// matmul_top
module matmul_top
#(
    parameter BITS = 8,
    parameter DIM = 4
)
(
    input clk, rst_n, en,
    input [$clog2(DIM):0] m, n, p,
    input [DIM*DIM*BITS-1:0] mat_a,
    input [DIM*DIM*BITS-1:0] mat_b,
    output [DIM*DIM*BITS-1:0] mat_c,
    output done
);
clock: 14.3 ns
lec_check: 0
cap_margin: 5
core_aspect_ratio: 1.22
core_margin: 2
core_utilization: 40
gpl_routability_driven: 0
hold_slack_margin: 0.29
place_density_lb_addon: 0.08
slew_margin: 20
run.sh (not shown) runs the stock make flow with config.mk's settings and CLKGATE_MAP_FILE=.
Next try:
Settings changed: CAP_MARGIN 5 to 20, CORE_ASPECT_RATIO 1.22 to default, CORE_UTILIZATION 40 to 65, GPL_ROUTABILITY_DRIVEN 0 to default, HOLD_SLACK_MARGIN 0.29 to default, PLACE_DENSITY from default to 0.6, PLACE_DENSITY_LB_ADDON 0.08 to default, SETUP_SLACK_MARGIN from default to -0.55.
Clock period 14.3 ns to 6.84 ns, I/O delays scaled along.
After rerunning:
- With this change the flow completed, yet does not pass: setup timing
- synthesized cell count is unchanged
- wire length went up by a quarter to a third
- non-clock buffer count went up by 971

---

cedar:
The RTL this note starts from:
==> flow/design.v <==
module tpumac
    #(parameter BITS_AB=8,
    parameter BITS_C=16)
    (
    input clk, rst_n, WrEn, en,
    input signed [BITS_AB-1:0] Ain,
    input signed [BITS_AB-1:0] Bin,
    input signed [BITS_C-1:0] Cin,
    output reg signed [BITS_AB-1:0] Aout,
    output reg signed [BITS_AB-1:0] Bout,
    output reg signed [BITS_C-1:0] Cout
    );
    logic signed [BITS_C-1:0] AxB, CPAB;
    always_ff @(posedge clk, negedge rst_n) begin
        if (!rst_n) begin
            Aout <= 0;
            Bout <= 0;
        end else if (en) begin
            Aout <= Ain;
            Bout <= Bin;
        end
    end
    always_ff @(posedge clk, negedge rst_n) begin
        if (!rst_n) begin
            Cout <= 0;
        end else if (WrEn) begin
            Cout <= Cin;
        end else if (en) begin
            Cout <= CPAB;
        end 
    end
    always_comb begin
        AxB = Ain * Bin;
        CPAB = AxB + Cout;
    end
endmodule
module systolic_array
#(
parameter BITS = 8,
parameter DIM = 32
)
(
input clk,rst_n,en,
input [DIM-1:0][BITS-1:0] A,
input [DIM-1:0][BITS-1:0] B,
output [DIM-1:0][DIM-1:0][BITS*2-1:0] Cout
);
logic [DIM-1:0][DIM-1:0][BITS-1:0] MACAin, MACBin, MACAout, MACBout;
logic [DIM-1:0][DIM-1:0][BITS*2-1:0] MACCout;
assign Cout = MACCout;
genvar gi, gj;
generate
    for (gi = 0 ; gi < DIM ; gi++) begin : row
        for (gj = 0 ; gj < DIM ; gj++) begin : col
            tpumac #(.BITS_AB(BITS), .BITS_C(BITS*2)) iDUT (
                .clk(clk), .rst_n(rst_n), .WrEn(1'b0), .en(en),
                .Ain(MACAin[gi][gj]), .Bin(MACBin[gi][gj]), .Cin({(BITS*2){1'b0}}),
                .Aout(MACAout[gi][gj]), .Bout(MACBout[gi][gj]), .Cout(MACCout[gi][gj])
            );
        end
    end
endgenerate
always_comb begin : ABCManager
    for (int i = 0 ; i < DIM ; i++) begin
        MACAin[i][0] = A[i];
        MACBin[0][i] = B[i];
    end
    for (int i = 0 ; i < DIM ; i++) begin
        for (int j = 1 ; j < DIM ; j++) begin
            MACAin[i][j] = MACAout[i][j-1];
        end
    end
    for (int i = 1 ; i < DIM ; i++) begin
        for (int j = 0 ; j < DIM ; j++) begin
            MACBin[i][j] = MACBout[i-1][j]; 
        end
    end
end
endmodule
module layoutA
#(
    parameter BITS = 8,  
    parameter DIM = 32  
)
(
    input [DIM-1:0][DIM-1:0][BITS-1:0] INA,
    input [$clog2(DIM):0] m, n, 
    output logic [DIM-1:0][DIM*2-2:0][BITS-1:0] OUTA
);
always_comb begin : ConnectionsA
    for (int row = 0 ; row < DIM ; row++) begin
        for (int col = 0 ; col < DIM*2-1 ; col++) begin
            if (col >= DIM*2-1-n-row && col <= DIM*2-2-row && row < m) begin
                OUTA[row][col] = INA[row][DIM*2-2-col-row];
            end else begin
                OUTA[row][col] = 0;
            end
        end
    end
end
endmodule
module layoutB
#(
    parameter BITS = 8,  
    parameter DIM = 32  
)
(
    input [DIM-1:0][DIM-1:0][BITS-1:0] INB,
    input [$clog2(DIM):0] n, p, 
    output logic [DIM*2-2:0][DIM-1:0][BITS-1:0] OUTB
);
always_comb begin : ConnectionsB
    for (int row = 0 ; row < DIM ; row++) begin
        for (int col = 0 ; col < DIM*2-1 ; col++) begin
            if (col >= DIM*2-1-n-row && col <= DIM*2-2-row && row < p) begin
                OUTB[col][row] = INB[DIM*2-2-col-row][row];
            end else begin
                OUTB[col][row] = 0;
            end
        end
    end
end
endmodule
module MATMUL 
#(
    parameter BITS = 8,  
    parameter DIM = 32  
)
(
    input clk, rst_n, en,
    input [$clog2(DIM):0] m, n, p,
    input [DIM-1:0][DIM-1:0][BITS-1:0] matrixDataA,
    input [DIM-1:0][DIM-1:0][BITS-1:0] matrixDataB,
    output logic [DIM-1:0][DIM-1:0][BITS-1:0] dataOut,
    output logic done
);
logic [$clog2(DIM*4):0] count;
logic [DIM-1:0][BITS-1:0] Ain, Bin;
logic [DIM-1:0][DIM-1:0][BITS*2-1:0] Cout;
logic [DIM-1:0][DIM*2-2:0][BITS-1:0] OUTA;
logic [DIM*2-2:0][DIM-1:0][BITS-1:0] OUTB;
layoutA #(.BITS(BITS), .DIM(DIM))
LayoutADUT (.INA(matrixDataA),.m(m),.n(n),.OUTA(OUTA));
layoutB #(.BITS(BITS), .DIM(DIM))
LayoutBDUT (.INB(matrixDataB),.n(n),.p(p),.OUTB(OUTB));
systolic_array #(.BITS(BITS), .DIM(DIM))
SysArrayDUT (.clk(clk), .rst_n(rst_n), .en(en), .A(Ain), .B(Bin), .Cout(Cout));
always @(posedge clk, negedge rst_n) begin
    if (!rst_n) begin
        count <= 0;
    end else if (done) begin
        count <= 0;
    end else if (en == 1) begin
        count <= count + 1;
    end
end
always_comb begin : DataFeeder
    for (int i = 0 ; i < DIM ; i++) begin
        if (count <= DIM*2-2) begin
            Ain[i] = OUTA[i][DIM*2-2-count];
            Bin[i] = OUTB[DIM*2-2-count][i];
        end else begin
            Ain[i] = 0;
            Bin[i] = 0;
        end
    end
    for (int i = 0 ; i < DIM ; i++) begin
        for (int j = 0 ; j < DIM ; j++) begin
            dataOut[i][j] = Cout[i][j] >> BITS;  
        end
    end
end
always_comb begin : howdone
    done = count == m+n+p-2 ? 1 : 0;
end
endmodule
module matmul_top
#(
    parameter BITS = 8,
    parameter DIM = 4
)
(
    input clk, rst_n, en,
    input [$clog2(DIM):0] m, n, p,
    input [DIM*DIM*BITS-1:0] mat_a,
    input [DIM*DIM*BITS-1:0] mat_b,
    output [DIM*DIM*BITS-1:0] mat_c,
    output done
);
MATMUL #(.BITS(BITS), .DIM(DIM)) u_matmul (
    .clk(clk), .rst_n(rst_n), .en(en),
    .m(m), .n(n), .p(p),
    .matrixDataA(mat_a), .matrixDataB(mat_b),
    .dataOut(mat_c), .done(done)
);
endmodule
make LEC_CHECK=0 CAP_MARGIN=20 CORE_ASPECT_RATIO=0.5 CORE_MARGIN=2 CORE_UTILIZATION=72 CTS_CLUSTER_DIAMETER=363 CTS_CLUSTER_SIZE=95 PLACE_DENSITY=0.36 SLEW_MARGIN=20 TNS_END_PERCENT=10 finish   # period 5.17 ns
Stage in which a tool error killed cedar: global routing (5_1_grt).
What xenon does differently from cedar at the input level:
Settings: a deleted CTS_CLUSTER_SIZE that had been 95; a deleted TNS_END_PERCENT that had been 10; an added SETUP_SLACK_MARGIN of 1.16; a change of PLACE_DENSITY from 0.36 to 0.6; a deleted CTS_CLUSTER_DIAMETER that had been 363; a deleted CORE_ASPECT_RATIO that had been 0.5; a change of CORE_UTILIZATION from 72 to 63; a change of the clock period (ns, I/O delays scaled along) from 5.17 to 8.37.
Results
xenon ran to completion and came out clean on the timing, design-rule and antenna checks. Measured against each other, cedar and xenon differ in total of cells resized after clock tree synthesis, the lower figure coming from xenon. Post-placement worst setup slack, cedar and xenon: larger value in xenon. Lower standard cell core area goes to cedar over xenon. Of cedar and xenon, cedar shows the lower placement row count, with xenon above it. Cmp cedar and xenon / standard cell area after detailed placement / higher: cedar. Comparing xenon against cedar, there is no change at all in async set-or-reset flop fraction in the synthesized netlist. The final weighted congestion in routability-driven placement number comes out higher for cedar vs xenon. On xenon: die width is 24% lower than what cedar gave.
Edits applied to the flow inputs when going from xenon to amber:
Settings: CORE_UTILIZATION: 63 -> 71; MAX_ROUTING_LAYER: unset -> met4; CTS_CLUSTER_SIZE: unset -> 37; SETUP_SLACK_MARGIN: 1.16 -> -0.55; the clock period (ns, I/O delays scaled along): 8.37 -> 6.84.
Every run in xenon and amber closed cleanly, with the single exception of amber.
Lower worst slack at placement among xenon and amber: amber
Comparing xenon and amber, the higher area inside the core boundary is on xenon.
Vertical extent of the die shrinks by a few percent when moving from xenon to amber.
Chip area line of the yosys report essentially unchanged between amber and xenon.
Summary of amber over xenon: die width shows a reduction of 5.7%; number of gates resized after CTS shows a reduction of 73; placement-stage cell area shows an increase of 1.5%; estimated wirelength of the detail-placed design shows an increase of about 10%; final weighted congestion of routability-driven global placement shows an increase of about 11%.
Measured against amber, the die size of xenon comes out at 1.13 times the reference value.
As of amber, number of CTS-inserted buffers had fallen slightly compared to xenon.
> inputs changed (amber -> sierra)
Settings: CTS_CLUSTER_SIZE removed (was 37); MAX_ROUTING_LAYER removed (was met4); CORE_UTILIZATION changed from 71 to 40; SETUP_SLACK_MARGIN removed (was -0.55); the clock period (ns, I/O delays scaled along) changed from 6.84 to 10.1.
Results
FAIL: amber; every other run in sierra and amber is clean. As the logs show, amber stopped at global routing (5_1_grt) after a tool error, so it never reached the end of the flow. Against amber as the reference, sierra delivers a higher total CTS buffers. Post-synthesis instance total across sierra and amber: no real change. Number of buffers added for setup after CTS is lower on sierra.
The following lists how nickel was set up differently from sierra:
Settings: CORE_ASPECT_RATIO: unset -> 0.5; CORE_UTILIZATION: 40 -> 72; CTS_CLUSTER_DIAMETER: unset -> 363; CTS_CLUSTER_SIZE: unset -> 95; the clock period (ns, I/O delays scaled along): 10.1 -> 5.17.
Findings:
- Stage in which a tool error killed nickel: global routing (5_1_grt).
- Area figure in the yosys stat output: sierra vs nickel identical
- Compared with sierra, nickel shows die outline height that has gone down by more than a quarter.
- The final reports for nickel and sierra show H-tree depth reported by CTS lower in the former.

---

Starts from the design.v that is shown in full above.
Settings: LEC_CHECK=0, CAP_MARGIN=20, CORE_MARGIN=2, CORE_UTILIZATION=68, CTS_CLUSTER_SIZE=36, SLEW_MARGIN=20; clock period 7.12 ns.
The baseline stopped in 5_1_grt.
==> next run, changes <==
Settings changed: CORE_UTILIZATION 68 to 67, MAX_ROUTING_LAYER set to met4.
Clock period 7.12 ns to 7.33 ns, I/O delays scaled along.
The new run stopped in 5_1_grt.
Synthesized cell count is unchanged.
Die area came out higher by 1.5%.
Area after synthesis does not change.
==> next run, changes <==
Settings changed: CORE_UTILIZATION 67 to 63, CTS_CLUSTER_SIZE 36 to not set, SETUP_SLACK_MARGIN set to 1.99.
=>
- With this change the flow finished but failed the layout checks on negative setup slack
- synthesized cell count is unchanged
- die size is higher by about 6%
- synthesized area is unchanged
==> next run, changes <==
Settings changed: CORE_MARGIN 2 to 6, CORE_UTILIZATION 63 to 17, MAX_ROUTING_LAYER met4 to not set, SETUP_SLACK_MARGIN 1.99 to not set.
Clock period 7.33 ns to 11.0 ns, I/O delays scaled along.
=> This time the run went through all stages and came out clean; clock-buffer cell count increases by 18; sequential cell count stays the same; setup slack gets better by 1.7 ns; cell area is lower by 5.6%; via count goes down by about 17%; wire length falls by about 7%; area after synthesis is unchanged.

---

Starts from the design.v that is shown in full above.
export LEC_CHECK = 0
export ABC_AREA = 0
export CAP_MARGIN = 20
export CELL_PAD_IN_SITES_DETAIL_PLACEMENT = 0
export CORE_MARGIN = 2
export CORE_UTILIZATION = 65
export GPL_ROUTABILITY_DRIVEN = 1
export MAX_ROUTING_LAYER = met4
export SETUP_SLACK_MARGIN = -0.11
export SLEW_MARGIN = 20
create_clock -name core_clock -period 6.82 [get_ports {clk}]
The starting point completed and failed the layout checks on setup timing.
Edit:
- ABC_AREA: 0 -> default
- CELL_PAD_IN_SITES_DETAIL_PLACEMENT: 0 -> default
- CORE_UTILIZATION: 65 -> 22
- GPL_ROUTABILITY_DRIVEN: 1 -> default
- MAX_ROUTING_LAYER: met4 -> default
- PLACE_DENSITY: default -> 0.6
- SETUP_SLACK_MARGIN: -0.11 -> default
- clock period: 6.82 -> 10.1 ns (I/O delays scaled with it)
After rerunning:
- With this change the flow finished clean
- via count drops by about 18%
- sequential power went down by 36%
- final area fell by about 6%
- die size grows to 2.9 times its value
- final cell count rose by 21%
- non-clock buffer count fell by 837
- routed wire length falls by 17%

---

Starts from the design.v that is shown in full above.
make LEC_CHECK=0 ABC_AREA=0 CAP_MARGIN=20 CELL_PAD_IN_SITES_DETAIL_PLACEMENT=0 CORE_MARGIN=2 CORE_UTILIZATION=58 GPL_ROUTABILITY_DRIVEN=0 SETUP_SLACK_MARGIN=-0.11 SLEW_MARGIN=20 finish   # period 6.82 ns
The baseline reached the layout checks and failed them: negative setup slack.
==> next run, changes <==
- ABC_AREA: 0 -> 1
- CORE_UTILIZATION: 58 -> 70
- CTS_CLUSTER_SIZE: unset -> 61
- HOLD_SLACK_MARGIN: unset -> -0.08
- MAX_ROUTING_LAYER: unset -> met4
- clock period: 6.82 -> 5.86 ns (I/O delays scaled with it)
The new run finished but fails on negative setup slack. Wire length increases by 0.90%. Sequential power rises by 8.9%. Power rises by 20%. Utilization went up by 14 points. Final area went down by 2.5%. First-iteration DRC count climbs by 50%. Global-route usage increases by 8.6 points. Count of clock-buffer cells in the layout went down by 2. Worst hold slack gets better by 12 ps. Setup slack gets worse by 450 ps. Die area came out lower by 18%.
==> next run, changes <==
- ABC_AREA: 1 -> 0
- CORE_UTILIZATION: 70 -> 67
- CTS_CLUSTER_SIZE: 61 -> unset
- GPL_ROUTABILITY_DRIVEN: 0 -> 1
- HOLD_SLACK_MARGIN: -0.08 -> unset
- clock period: 5.86 -> 6.82 ns (I/O delays scaled with it)
After rerunning:
- With this change the flow never finished: it broke off in 5_1_grt
- synthesized cell count fell by 15%
- die size went up by 5.8%
- synthesized area is higher by 1.3%
==> next run, changes <==
- ABC_AREA: 0 -> unset
- CELL_PAD_IN_SITES_DETAIL_PLACEMENT: 0 -> unset
- CORE_UTILIZATION: 67 -> 70
- CTS_CLUSTER_SIZE: unset -> 36
- GPL_ROUTABILITY_DRIVEN: 1 -> unset
- SETUP_SLACK_MARGIN: -0.11 -> unset
- clock period: 6.82 -> 7.33 ns (I/O delays scaled with it)
The changed run stopped in 5_1_grt with GRT-0116.
Area after synthesis is unchanged.
Die size falls by 4.2%.
Synthesized cell count is unchanged.

---

## job 101
Starts from the design.v that is shown in full above.
clock: 6.17 ns
lec_check: 0
cap_margin: 0
core_margin: 2
core_utilization: 72
cts_cluster_diameter: 296
cts_cluster_size: 96
place_density: 0.43
setup_slack_margin: 1.47
slew_margin: 20
tns_end_percent: 5
Job 101 never completed; the flow aborted with a tool error in global routing.
Modified inputs, job 102 compared to job 101
==> flow/config.mk <==
export PLATFORM = sky130hd
export DESIGN_NAME = matmul_top
export DESIGN_NICKNAME = matmul_top
export VERILOG_FILES = /design/flow/design.v
export SDC_FILE = /design/flow/constraint.sdc
export NUM_CORES = 4
export LEC_CHECK = 0
export CAP_MARGIN = 20
export CORE_MARGIN = 2
export CORE_UTILIZATION = 64
export CTS_CLUSTER_SIZE = 36
export MAX_ROUTING_LAYER = met4
export SLEW_MARGIN = 20
==> flow/constraint.sdc <==
create_clock -name core_clock -period 7.33 [get_ports {clk}]
set_input_delay 1.4660 -clock core_clock [delete_from_list [all_inputs] [get_ports {clk}]]
set_output_delay 1.4660 -clock core_clock [all_outputs]
set_load 0.01 [all_outputs]
## What came out
FAIL job 102 @ global routing: tool exited with error. Status(job 101) = ERROR, stage = global routing. The maximum level of the CTS H-tree reported for job 102 is greater than that of job 101 by 1. Compared with job 101, job 102 shows number of cells after detailed placement that has gone up slightly. Diff job 102..job 101 | cell area after technology mapping | negligible. Reported for job 102 and job 101, number of distinct library cells after synthesis turned out identical to the last digit. Going from job 101 to job 102, synthesized-area fraction occupied by xor and xnor cells comparable; number of enable-type register cells in the synthesized netlist neither gained nor lost much; total placed instance area +410 um2; post-cts repair resize count fell 141.
> inputs changed (job 102 -> job 103)
--- a/flow/config.mk
+++ b/flow/config.mk
@@ -9,5 +9,7 @@
 export CORE_MARGIN = 2
-export CORE_UTILIZATION = 64
+export CORE_UTILIZATION = 68
+export CTS_CLUSTER_DIAMETER = 200
 export CTS_CLUSTER_SIZE = 36
 export MAX_ROUTING_LAYER = met4
+export SETUP_SLACK_MARGIN = 1.64
 export SLEW_MARGIN = 20
==> flow/constraint.sdc <==
create_clock -name core_clock -period 5.63 [get_ports {clk}]
set_input_delay 1.1260 -clock core_clock [delete_from_list [all_inputs] [get_ports {clk}]]
set_output_delay 1.1260 -clock core_clock [all_outputs]
set_load 0.01 [all_outputs]
Results
global routing: job 103 exited with error. Compared with job 102, job 103 shows a higher floorplan core density. Compared with job 102, job 103 shows floorplan die height that has gone down by a few percent. Against job 102 as the reference, job 103 delivers a lower routability congestion estimate from global placement. Diff job 102 -> job 103 | x dimension of the die | down by a few percent. From job 103 to job 102, area fraction in and, or, nand and nor cells after synthesis did not move at all. Job 103 against job 102; chip footprint is down by a few percent. Per the comparison of job 103 with job 102, number of placed I/O pins level; synthesized cell count level. The post-DP HPWL of job 103 was inferior to that of job 102. The run showing the smaller total number of H-tree levels is job 103.
--- input diff job 103..job 104 ---
--- a/flow/config.mk
+++ b/flow/config.mk
@@ -10,6 +10,6 @@
 export CORE_UTILIZATION = 68
-export CTS_CLUSTER_DIAMETER = 200
+export CTS_CLUSTER_DIAMETER = 31
 export CTS_CLUSTER_SIZE = 36
 export MAX_ROUTING_LAYER = met4
-export SETUP_SLACK_MARGIN = 1.64
+export SETUP_SLACK_MARGIN = 1.99
 export SLEW_MARGIN = 20
==> flow/constraint.sdc <==
create_clock -name core_clock -period 7.33 [get_ports {clk}]
set_input_delay 1.4660 -clock core_clock [delete_from_list [all_inputs] [get_ports {clk}]]
set_output_delay 1.4660 -clock core_clock [all_outputs]
set_load 0.01 [all_outputs]
### Flow results
- Of job 104 and job 103, none finishes clean.
- Measured against job 104, the setup fix buffers added after clock tree synthesis of job 103 comes out at 2.8 times the reference value.
- Job 104 -> job 103: simple-gate share of the synthesized area delta 0, exact match
- Status: number of primary I/O pins parity (job 103, job 104)
- Going from job 103 to job 104, total CTS buffers grows by 102.
- Comparing job 103 against job 104, there is no change at all in synthesized area.
- In job 104, the detailed placement HPWL came out about 2.4% below the value in job 103.
- Re number of gates resized after CTS: job 104 and job 103 aren't equal, and the lower value belongs to job 104.
- Summary of job 104 over job 103: horizontal extent of the die shows no meaningful change; average instance area after synthesis shows no meaningful change; number of H-tree levels shows an increase of 2.
Power and IR drop assume default switching activity.
